## armreduced
module armreduced(
	input clk,
	input reset,
	output[31:0] pc,
	input[31:0] inst,
	input nIRQ,
	output[3:0] be,
	output[31:0] memaddr,
	output memwrite,
	output memread,
	output[31:0] writedata,
	input[31:0] readdata
	);
For scale: about 5,500 cells after synthesis, about 1,000 flip-flops, ~170 I/O pins.
Settings: LEC_CHECK=0, CAP_MARGIN=20, CORE_MARGIN=2, CORE_UTILIZATION=57, SETUP_SLACK_MARGIN=2.33, SLEW_MARGIN=20, TNS_END_PERCENT=5; clock period 9.4 ns.
run.sh (not shown) runs the stock make flow with config.mk's settings and CLKGATE_MAP_FILE=.
The baseline passed the timing, DRC and antenna checks.
Then changed:
Settings changed: CORE_UTILIZATION 57 to 70, CTS_CLUSTER_DIAMETER from default to 370, CTS_CLUSTER_SIZE from default to 20, PLACE_DENSITY from default to 0.64, SETUP_SLACK_MARGIN 2.33 to 1.07, TNS_END_PERCENT 5 to default.
What happened: Now the flow died in global routing with GRT-0232; synthesized area does not change; die size drops by about a fifth; synthesized cell count does not change.
Then changed:
Settings changed: CORE_UTILIZATION 70 to 40, CTS_CLUSTER_DIAMETER 370 to default, CTS_CLUSTER_SIZE 20 to default, PLACE_DENSITY 0.64 to default, SETUP_SLACK_MARGIN 1.07 to default.
Clock period 9.4 ns to 16.9 ns, I/O delays scaled along.
Result: With this change the flow finished clean. Synthesized cell count is unchanged. Die size increases by about 70%. Synthesized area does not change.

* * *

Starting RTL as in the previous note.
==> flow/config.mk <==
export PLATFORM = sky130hd
export DESIGN_NAME = armreduced
export DESIGN_NICKNAME = armreduced
export VERILOG_FILES = /design/flow/design.v
export SDC_FILE = /design/flow/constraint.sdc
export NUM_CORES = 4
export LEC_CHECK = 0
export ABC_AREA = 1
export CAP_MARGIN = 25
export CELL_PAD_IN_SITES_DETAIL_PLACEMENT = 2
export CELL_PAD_IN_SITES_GLOBAL_PLACEMENT = 3
export CORE_ASPECT_RATIO = 1.62
export CORE_MARGIN = 2
export CORE_UTILIZATION = 31
export CTS_CLUSTER_DIAMETER = 61
export CTS_CLUSTER_SIZE = 88
export HOLD_SLACK_MARGIN = 0.26
export MAX_ROUTING_LAYER = met5
export PLACE_DENSITY_LB_ADDON = 0.04
export SLEW_MARGIN = 20
export TNS_END_PERCENT = 70
==> flow/constraint.sdc <==
create_clock -name core_clock -period 24.6 [get_ports {clk}]
set_input_delay 4.9200 -clock core_clock [delete_from_list [all_inputs] [get_ports {clk}]]
set_output_delay 4.9200 -clock core_clock [all_outputs]
set_load 0.01 [all_outputs]
The starting point completed with no timing, DRC or antenna violations.
==> next run, changes <==
==> flow/config.mk (replaced) <==
export PLATFORM = sky130hd
export DESIGN_NAME = armreduced
export DESIGN_NICKNAME = armreduced
export VERILOG_FILES = /design/flow/design.v
export SDC_FILE = /design/flow/constraint.sdc
export NUM_CORES = 4
export LEC_CHECK = 0
export CAP_MARGIN = 20
export CORE_MARGIN = 2
export CORE_UTILIZATION = 58
export SETUP_SLACK_MARGIN = 1.07
export SLEW_MARGIN = 20
==> flow/constraint.sdc (replaced) <==
create_clock -name core_clock -period 9.4 [get_ports {clk}]
set_input_delay 1.8800 -clock core_clock [delete_from_list [all_inputs] [get_ports {clk}]]
set_output_delay 1.8800 -clock core_clock [all_outputs]
set_load 0.01 [all_outputs]
Effect: The changed run passed the timing, DRC and antenna checks. Clock power grows to 2.7 times its value. Cell area goes down by about 4%. Clock skew fell by 0.013 ns. Flip-flop count does not change. Via count goes down by about 15%. Register-to-register slack gets worse by 6.4 ns. Combinational power grows by 66%. Area after synthesis goes down by 4.5%. First-iteration DRC count grows by 120%.

* * *

Starting RTL as in the previous note.
clock: 9.63 ns
lec_check: 0
cap_margin: 20
cell_pad_in_sites_detail_placement: 0
cell_pad_in_sites_global_placement: 0
core_aspect_ratio: 0.5
core_margin: 2
core_utilization: 70
cts_cluster_diameter: 291
cts_cluster_size: 34
place_density: 0.64
setup_slack_margin: 1.71
slew_margin: 30
The starting point aborted during global routing on GRT-0116.
Rerun with:
==> flow/config.mk (replaced) <==
export PLATFORM = sky130hd
export DESIGN_NAME = armreduced
export DESIGN_NICKNAME = armreduced
export VERILOG_FILES = /design/flow/design.v
export SDC_FILE = /design/flow/constraint.sdc
export NUM_CORES = 4
export LEC_CHECK = 0
export CAP_MARGIN = 20
export CORE_MARGIN = 2
export CORE_UTILIZATION = 40
export SLEW_MARGIN = 20
==> flow/constraint.sdc (replaced) <==
create_clock -name core_clock -period 20.0 [get_ports {clk}]
set_input_delay 4.0000 -clock core_clock [delete_from_list [all_inputs] [get_ports {clk}]]
set_output_delay 4.0000 -clock core_clock [all_outputs]
set_load 0.01 [all_outputs]
Outcome:
- This time the run completed with no timing, DRC or antenna violations
- die size climbs by 73%
- area after synthesis stays the same
- synthesized cell count does not change

* * *

Starting RTL as in the previous note.
## armreduced
module armreduced(
	input clk,
	input reset,
	output[31:0] pc,
	input[31:0] inst,
	input nIRQ,
	output[3:0] be,
	output[31:0] memaddr,
	output memwrite,
	output memread,
	output[31:0] writedata,
	input[31:0] readdata
	);
	wire PCSrcD, PCSrcE, PCSrcM, PCSrcW;
	wire RegWriteD, RegWriteE, RegWriteM, RegWriteW;
	wire MemtoRegD, MemtoRegE, MemtoRegM, MemtoRegW;
	wire MemWriteD, MemWriteE, MemWriteM;
	wire [3:0] ALUControlD, ALUControlE;
	wire BranchD, BranchE, BranchTakenE;
	wire ALUSrcD, ALUSrcE;
	wire FlagWriteD, FlagWriteE;
	wire [1:0] ImmSrcD;
	wire [1:0] RegSrcD;
	wire [3:0] condE;
	wire condEx;
	wire [3:0] NZCV, FlagsE;
	wire newPCSrcE, newRegWriteE, newMemWriteE;
	wire [3:0] ALUFlags;
	wire InvalidRegD, InvalidRegE;
	wire StallF, StallD;
	wire FlushD, FlushE;
	wire FlushCtrlD;
	wire [1:0] ForwardAE, ForwardBE;
	wire[31:0] PCPlus4F, PCBranch;
	wire[31:0] NextPC;
	wire [31:0] PCF;
	wire [31:0] ResultW;
	assign be = 4'b1111;
	assign PCBranch = ALUResultE;
	assign NextPC = (BranchTakenE == 1'b1) ? PCBranch : (PCSrcW == 1'b1) ? ResultW : PCPlus4F;
	RegisterWBIF _RegisterWBIF(.clk(clk), .en(~StallF), .PC(NextPC), .PCF(PCF), .reset(reset));
	wire [31:0] instF;
	wire [31:0] instD;
	assign pc = PCF;
	assign PCPlus4F = PCF + 32'd4;
	RegisterIFID _RegisterIFID(.instF(inst), .clk(clk), .clr(FlushD), .en(~StallD), .instD(instD), .reset(reset));
	wire [1:0] OpcodeD;
	wire [3:0] ReadAddr1, ReadAddr2, WriteAddr, WA3D;
  ...
export LEC_CHECK = 0
export CAP_MARGIN = 20
export CELL_PAD_IN_SITES_DETAIL_PLACEMENT = 0
export CELL_PAD_IN_SITES_GLOBAL_PLACEMENT = 0
export CORE_ASPECT_RATIO = 1.62
export CORE_MARGIN = 2
export CORE_UTILIZATION = 56
export CTS_CLUSTER_DIAMETER = 291
export PLACE_DENSITY_LB_ADDON = 0.04
export SETUP_SLACK_MARGIN = 1.71
export SLEW_MARGIN = 30
create_clock -name core_clock -period 13.1 [get_ports {clk}]
The baseline finished with timing, DRC and antenna clean.
Rerun with:
- CELL_PAD_IN_SITES_DETAIL_PLACEMENT: 0 -> default
- CELL_PAD_IN_SITES_GLOBAL_PLACEMENT: 0 -> default
- CORE_ASPECT_RATIO: 1.62 -> default
- CORE_UTILIZATION: 56 -> 45
- CTS_CLUSTER_DIAMETER: 291 -> default
- PLACE_DENSITY_LB_ADDON: 0.04 -> default
- SETUP_SLACK_MARGIN: 1.71 -> default
- SLEW_MARGIN: 30 -> 20
- clock period: 13.1 -> 9.56 ns (I/O delays scaled with it)
After rerunning: Setup slack got worse by 1.0 ns; power goes up by 40%; design area goes up by 1.8%; routed wire length barely changes; via count goes down by 0.61%.
Rerun with:
- CORE_UTILIZATION: 45 -> 72
- CTS_CLUSTER_DIAMETER: default -> 384
- CTS_CLUSTER_SIZE: default -> 100
- PLACE_DENSITY: default -> 0.42
- SETUP_SLACK_MARGIN: default -> 1.84
What happened: The changed run aborted during global routing; die area drops by 37%; synthesized area is unchanged; synthesized cell count stays the same.
Rerun with:
- CORE_UTILIZATION: 72 -> 41
- CTS_CLUSTER_DIAMETER: 384 -> default
- CTS_CLUSTER_SIZE: 100 -> default
- PLACE_DENSITY: 0.42 -> default
- SETUP_SLACK_MARGIN: 1.84 -> default
- clock period: 9.56 -> 16.9 ns (I/O delays scaled with it)
Effect: Now the flow passed the timing, DRC and antenna checks; synthesized area stays the same; die area rose by 74%; synthesized cell count stays the same.
Rerun with:
- CORE_UTILIZATION: 41 -> 59
- clock period: 16.9 -> 9.41 ns (I/O delays scaled with it)
Outcome: The changed run produced a clean layout. Area after synthesis is unchanged. Cell count shrinks by about 6%. Routed wire length shrinks by 5.4%. Sequential power grows by 79%. Setup slack degrades by 1.7 ns. Via count grows by 1.9%. Worst hold slack hardly moves. Cell area shrinks by 0.30%.
No activity file was given, so power comes from the tool's default toggle rates.
